==> run a: inputs <==
Design breakout, start of the top module:
module breakout
	(
		input         clk,
		input         resetn,        
		input  [1:0]  go,            
		input         paddle_tick,   
		input         ball_tick,     
		output [8:0]  x,
		output [7:0]  y,
		output [2:0]  colour,
		output        plot
	);
	 wire draw_paddle;
	 wire[8:0] paddle_pos;
	 wire[8:0] ball_x; wire [7:0] ball_y;
	 wire[2:0] BALL_HIT;
	 wire BRICK_HIT;
	 wire [8:0] brick_x;
	 wire [7:0] brick_y;
	 wire fps_clock = paddle_tick | ~resetn;
	 wire thirty_clock = ball_tick | ~resetn;
	paddle_control PC(.clk(clk), .en(fps_clock), .resetn(resetn), .go(go), .ball_x(ball_x), .ball_y(ball_y), .draw(draw_paddle), .current_state(paddle_pos), .PADDLE_HIT(BALL_HIT));
	ball_control BC(.clk(clk), .en(thirty_clock), .reset(resetn), .x(ball_x), .y(ball_y), .PADDLE_HIT(BALL_HIT), .BRICK_HIT(BRICK_HIT), .brick_x(brick_x), .brick_y(brick_y));
	new_draw ND(.clk(clk), .reset(resetn), .paddle_pos(paddle_pos), .p_draw(draw_paddle), .ball_x(ball_x), .ball_y(ball_y), .x(x), .y(y), .color(colour), .wren(plot), .fps(thirty_clock), .BRICK_HIT(BRICK_HIT), .brick_x(brick_x), .brick_y(brick_y));
endmodule
Settings: LEC_CHECK=0, ABC_AREA=1, CAP_MARGIN=20, CORE_MARGIN=2, CORE_UTILIZATION=72, CTS_CLUSTER_DIAMETER=318, CTS_CLUSTER_SIZE=13, SLEW_MARGIN=20; clock period 7.66 ns.
run.sh (not shown) runs the stock make flow with config.mk's settings and CLKGATE_MAP_FILE=.
==> run b: changes against run a <==
ABC_AREA = default   (was 1)
CORE_UTILIZATION = 66   (was 72)
CTS_CLUSTER_DIAMETER = default   (was 318)
CTS_CLUSTER_SIZE = 21   (was 13)
==> flow/constraint.sdc (replaced) <==
create_clock -name core_clock -period 6.72 [get_ports {clk}]
set_input_delay 1.3440 -clock core_clock [delete_from_list [all_inputs] [get_ports {clk}]]
set_output_delay 1.3440 -clock core_clock [all_outputs]
set_load 0.01 [all_outputs]
==> run c: changes against run a <==
ABC_AREA = default   (was 1)
CAP_MARGIN = 10   (was 20)
CELL_PAD_IN_SITES_GLOBAL_PLACEMENT = 3   (was default)
CORE_ASPECT_RATIO = 1.49   (was default)
CORE_MARGIN = 5   (was 2)
CORE_UTILIZATION = 54   (was 72)
CTS_CLUSTER_DIAMETER = default   (was 318)
CTS_CLUSTER_SIZE = 47   (was 13)
HOLD_SLACK_MARGIN = 0.03   (was default)
MAX_ROUTING_LAYER = met5   (was default)
PLACE_DENSITY_LB_ADDON = 0.09   (was default)
TNS_END_PERCENT = 25   (was default)
==> flow/constraint.sdc (replaced) <==
create_clock -name core_clock -period 20.0 [get_ports {clk}]
set_input_delay 4.0000 -clock core_clock [delete_from_list [all_inputs] [get_ports {clk}]]
set_output_delay 4.0000 -clock core_clock [all_outputs]
set_load 0.01 [all_outputs]
==> comparison <==
Run c ended with an error in 3_1_place_gp_skip_io, error FLW-0024. Run a ended with an error in 5_1_grt with ODB-0269. Run b finished with setup timing left. Between run c and run b, the lower die size is in run b (gap about 30%, measured against run b). Of run a and run c, run c has the higher synthesized area (gap 5.7%, measured against run c). Synthesized cell count is the same in run c and run b.

==> v31 <==
Starting RTL as in the previous note.
// breakout
module breakout
	(
		input         clk,
		input         resetn,        
		input  [1:0]  go,            
		input         paddle_tick,   
		input         ball_tick,     
		output [8:0]  x,
		output [7:0]  y,
		output [2:0]  colour,
		output        plot
	);
clock: 9.36 ns
lec_check: 0
cap_margin: 20
core_margin: 2
core_utilization: 40
slew_margin: 20
==> inputs of v11, as changes to v31 <==
- ABC_AREA: unset -> 0
- CAP_MARGIN: 20 -> 30
- CELL_PAD_IN_SITES_DETAIL_PLACEMENT: unset -> 2
- CELL_PAD_IN_SITES_GLOBAL_PLACEMENT: unset -> 3
- CORE_ASPECT_RATIO: unset -> 1.49
- CORE_UTILIZATION: 40 -> 54
- CTS_CLUSTER_SIZE: unset -> 47
- GPL_ROUTABILITY_DRIVEN: unset -> 0
- HOLD_SLACK_MARGIN: unset -> 0.03
- MAX_ROUTING_LAYER: unset -> met5
- PLACE_DENSITY_LB_ADDON: unset -> 0.09
- TNS_END_PERCENT: unset -> 25
==> flow/constraint.sdc (replaced) <==
create_clock -name core_clock -period 20.0 [get_ports {clk}]
set_input_delay 4.0000 -clock core_clock [delete_from_list [all_inputs] [get_ports {clk}]]
set_output_delay 4.0000 -clock core_clock [all_outputs]
set_load 0.01 [all_outputs]
==> comparison table <==
| metric | v11 | v31 |
|---|---|---|
| Count of instantiated cells in the yosys netlist | 2193 | 2193 |
| Vertical die size | 226 um | 215 um |
| Core box area | 32600 um^2 | 44100 um^2 |
| Row count | 81 | 77 |
| Run status | did not finish | finished clean |
| Last stage reached | 3_1_place_gp_skip_io | - |
| Part of the Yosys area used for sequential elements | 33.1% | 33.1% |
| Number of warnings reported in the yosys synthesis log | 3 | 3 |
| Cell accounting for the most synthesized area | edfxtp_1 | edfxtp_1 |
| Number of different library cells in the post-synthesis netlist | 112 | 112 |
| Horizontal die dimension | 153 um | 215 um |
| Cell Area, Synth | 17800 um^2 | 17800 um^2 |
| Effective utilization at floorplan | 54.6% | 40.4% |
| Die Outline Area | 34500 um^2 | 46200 um^2 |
